Setup of job 7142:
// top
module top(
    input wire clk,
    input wire reset,
    input wire [7:0] next_in,
    output wire [7:0] f
    );
make LEC_CHECK=0 CAP_MARGIN=30 CELL_PAD_IN_SITES_GLOBAL_PLACEMENT=1 CORE_ASPECT_RATIO=0.92 CORE_MARGIN=2 CORE_UTILIZATION=72 CTS_CLUSTER_DIAMETER=54 CTS_CLUSTER_SIZE=61 PLACE_DENSITY_LB_ADDON=0.03 SETUP_SLACK_MARGIN=1.86 SLEW_MARGIN=20 TNS_END_PERCENT=40 finish   # period 6.27 ns
run.sh (not shown) runs the stock make flow with config.mk's settings and CLKGATE_MAP_FILE=.
Job 7142: FLW-0024 in global placement without I/O -> run aborted
[inputs] job 8464 vs job 7142
- CORE_ASPECT_RATIO no longer set, was 0.92
- TNS_END_PERCENT no longer set, was 40
- CORE_UTILIZATION now 42, was 72
- CTS_CLUSTER_DIAMETER now 133, was 54
- CTS_CLUSTER_SIZE now 20, was 61
- PLACE_DENSITY_LB_ADDON no longer set, was 0.03
- CAP_MARGIN now 20, was 30
- SETUP_SLACK_MARGIN no longer set, was 1.86
- the clock period (ns, I/O delays scaled along) now 10.0, was 6.27
- Nothing crashed in job 8464 and all stages finished; the problem is that the final layout failed, the offending checks being setup timing.
- Comparing job 7142 and job 8464, the higher number of placement rows was measured on job 8464.
- Any difference in total cells reported by yosys after synthesis between job 7142 and job 8464 is small enough to ignore.
- Relative to job 7142, floorplan utilization decreased by 32 points in job 8464.
- Status: synthesized cell count parity (job 7142, job 8464)
For job 5812, these inputs were changed with respect to job 8464:
- TNS_END_PERCENT now 30, previously not set
- CORE_ASPECT_RATIO now 0.5, previously not set
- SLEW_MARGIN now 35, was 20
- ABC_AREA now 1, previously not set
- CTS_CLUSTER_SIZE now 98, was 20
- CELL_PAD_IN_SITES_GLOBAL_PLACEMENT now 3, was 1
- CELL_PAD_IN_SITES_DETAIL_PLACEMENT now 1, previously not set
- CTS_CLUSTER_DIAMETER now 351, was 133
## What came out
Summary of job 8464 and job 5812: one run falls short of a clean finish, namely job 8464.
To summarise job 8464: no stage aborted, but the layout did not pass its checks, failing on setup timing.
Cmp job 8464 and job 5812 / slew at the pin closest to its max-slew limit / lower: job 5812
The first element of the critical path comes out DP1.mul1[0] in one run and DP1.mul1[1] in the other, namely in job 8464 and job 5812 respectively.
Delta (job 5812 minus job 8464): count of routing violations after the opening detailed-route iteration down 379; synthesized area has remained practically unchanged; final routed DRC violation total did not really move; aggregate global-route resource usage +2.9 points.

========
Starting RTL as in the previous note.
// top
module top(
    input wire clk,
    input wire reset,
    input wire [7:0] next_in,
    output wire [7:0] f
    );
    wire [7:0] r1,r2,r3,r4,r5,r6,r7,r8,r9,r10;  
    wire [9:0] load, mul_en, add1_en, add2_en, mul_read, add1_read, add2_read;
    wire [3:0] state;
    controller C1(
        clk,
        reset,
        state,
        load, mul_en, add1_en, add2_en, mul_read, add1_read, add2_read  
    );
    datapath DP1(
        clk,
        reset,
        state,
        next_in,
        load, mul_en, add1_en, add2_en, mul_read, add1_read, add2_read,  
        r1,r2,r3,r4,r5,r6,r7,r8,r9,r10,  
        f
    );
endmodule
==> flow/config.mk <==
export PLATFORM = sky130hd
export DESIGN_NAME = top
export DESIGN_NICKNAME = top
export VERILOG_FILES = /design/flow/design.v
export SDC_FILE = /design/flow/constraint.sdc
export NUM_CORES = 4
export LEC_CHECK = 0
export CAP_MARGIN = 20
export CELL_PAD_IN_SITES_DETAIL_PLACEMENT = 0
export CELL_PAD_IN_SITES_GLOBAL_PLACEMENT = 1
export CORE_ASPECT_RATIO = 0.5
export CORE_MARGIN = 7
export CORE_UTILIZATION = 33
export CTS_CLUSTER_DIAMETER = 392
export CTS_CLUSTER_SIZE = 98
export PLACE_DENSITY = 0.89
export SLEW_MARGIN = 20
export TNS_END_PERCENT = 15
==> flow/constraint.sdc <==
create_clock -name core_clock -period 12.0 [get_ports {clk}]
set_input_delay 2.4000 -clock core_clock [delete_from_list [all_inputs] [get_ports {clk}]]
set_output_delay 2.4000 -clock core_clock [all_outputs]
set_load 0.01 [all_outputs]
Change:
- CELL_PAD_IN_SITES_DETAIL_PLACEMENT: 0 -> default
- CELL_PAD_IN_SITES_GLOBAL_PLACEMENT: 1 -> default
- CORE_ASPECT_RATIO: 0.5 -> default
- CORE_MARGIN: 7 -> 2
- CORE_UTILIZATION: 33 -> 40
- CTS_CLUSTER_DIAMETER: 392 -> default
- CTS_CLUSTER_SIZE: 98 -> default
- PLACE_DENSITY: 0.89 -> default
- TNS_END_PERCENT: 15 -> default
- clock period: 12.0 -> 11.6 ns (I/O delays scaled with it)
What happened:
- The new run went through all stages and came out clean
- sequential share of layout area goes down by 0.12 points
- design area rises by 0.44%
- critical path depth shrinks by 3
Change:
- ABC_AREA: default -> 1
- CTS_CLUSTER_DIAMETER: default -> 86
- clock period: 11.6 -> 13.6 ns (I/O delays scaled with it)
Synthesized area stays flat.
Via count increases by 12%.
Worst hold slack loses 0.031 ns.
Change:
- ABC_AREA: 1 -> default
- CORE_UTILIZATION: 40 -> 70
- CTS_CLUSTER_DIAMETER: 86 -> default
- SETUP_SLACK_MARGIN: default -> -0.36
- clock period: 13.6 -> 5.28 ns (I/O delays scaled with it)
Now the flow never finished: it broke off in global routing, error GRT-0232.
Area after synthesis is about the same.
Die size falls by 42%.
Synthesized cell count falls by 22%.

========
run 1:
top again, from the RTL that the note above started with.
==> flow/config.mk <==
export PLATFORM = sky130hd
export DESIGN_NAME = top
export DESIGN_NICKNAME = top
export VERILOG_FILES = /design/flow/design.v
export SDC_FILE = /design/flow/constraint.sdc
export NUM_CORES = 4
export LEC_CHECK = 0
export CAP_MARGIN = 20
export CELL_PAD_IN_SITES_DETAIL_PLACEMENT = 1
export CORE_ASPECT_RATIO = 0.5
export CORE_MARGIN = 7
export CORE_UTILIZATION = 33
export CTS_CLUSTER_DIAMETER = 392
export CTS_CLUSTER_SIZE = 16
export PLACE_DENSITY_LB_ADDON = 0.11
export SLEW_MARGIN = 20
==> flow/constraint.sdc <==
create_clock -name core_clock -period 12.0 [get_ports {clk}]
set_input_delay 2.4000 -clock core_clock [delete_from_list [all_inputs] [get_ports {clk}]]
set_output_delay 2.4000 -clock core_clock [all_outputs]
set_load 0.01 [all_outputs]
### run 1 -> run 2
Settings: CORE_UTILIZATION now 40, was 33; CTS_CLUSTER_SIZE no longer set, was 16; CTS_CLUSTER_DIAMETER no longer set, was 392; CORE_MARGIN now 2, was 7; CORE_ASPECT_RATIO no longer set, was 0.5; PLACE_DENSITY_LB_ADDON no longer set, was 0.11; CELL_PAD_IN_SITES_DETAIL_PLACEMENT no longer set, was 1; the clock period (ns, I/O delays scaled along) now 10.7, was 12.0.
Results
Clock period minus final worst setup slack for run 2 is lower than for run 1. NOTE: growth of design area from synthesis to finish in run 2 exceeds that of run 1. Cmp run 1 and run 2 / clock-buffer cell count / higher: run 2. In the reports for run 1 and run 2, the larger slew at the pin closest to its max-slew limit belongs to run 2. Run 2 | stages: all done | timing, DRC, antenna: all pass. Compare run 1 and run 2 | required time at the worst-slack endpoint lower: run 2. As far as average footprint of a synthesized cell goes, run 2 and run 1 are indistinguishable; the numbers are identical. Final cell count (lower): run 2. Chip area line of the yosys report came out exactly the same in run 1 and run 2.
#### Input delta (run 3 over run 2)
Settings: setting ABC_AREA to 1 for the first time; changing CORE_UTILIZATION from 40 to 66; setting CTS_CLUSTER_SIZE to 15 for the first time; changing the clock period (ns, I/O delays scaled along) from 10.7 to 7.67.
==> comparison <==
Run 3: complete, dirty (negative setup slack). The final reports for run 3 and run 2 show clock network latency to the later pin of the worst-skew pair higher in the former. Fmax (higher): run 3. Compared with run 2, height of the die in run 3 decreased by more than 10%. Global-route wire length before repair went up by more than 10% going from run 2 to run 3. Compared to run 2, run 3 has setup slack after layout 1.19 ns lower. For run 2, the cell with the largest stage delay on the worst path was or4_4, unlike run 3, where it was fa_1. Compared with run 2, in run 3 total routed wirelength increased by 43% relative to the old numbers; cell area after layout increased by about 13% relative to the old numbers; number of distinct library cells after synthesis decreased by about 55% relative to the old numbers; setup TNS decreased by 22.86 ns relative to the old numbers.
## Diff of input files: run 4 against run 3
Settings: CORE_UTILIZATION: 66 -> 58; ABC_AREA: 1 -> unset; CTS_CLUSTER_SIZE: 15 -> unset; the clock period (ns, I/O delays scaled along): 7.67 -> 6.43.
==> comparison <==
- Comparing run 4 and run 3, part of the power in registers is lower on run 3.
- Run 4 -> stages 100% | layout checks FAIL | negative setup slack
- Per the comparison of run 4 with run 3, post-layout utilization of the core went down 12 points; chip area estimate from yosys synthesis held; highest attainable clock frequency went down 18%; x dimension of the die went up 6.4%.
- For synthesized area, run 3 and run 4 come out practically identical.
- For run 4, the slowest stage cell on the critical path was mux4_2, unlike run 3, where it was fa_1.
- Against run 3, run 4 comes in 286 lower on cell count.
- When run 4 is measured against run 3, its final-layout setup total negative slack turns out 77.47 ns lower.
- Total number of vias: run 4 better than run 3
- Run 4: instance tally after logic synthesis lower than run 3
diff inputs: run 4 => run 5
Settings: a change of CORE_UTILIZATION from 58 to 65; an added PLACE_DENSITY of 0.36; a change of the clock period (ns, I/O delays scaled along) from 6.43 to 11.3.
Results
- Every stage of the flow completed for run 5, and the final layout passed the timing, design-rule and antenna checks.
- Count of cell instances traversed by the critical path up 1 in run 5 wrt run 4
- Worst hold slack in run 5 is 0.016 ns higher than in run 4
- Wire: run 5 routes less than run 4
Power and IR drop assume default switching activity.
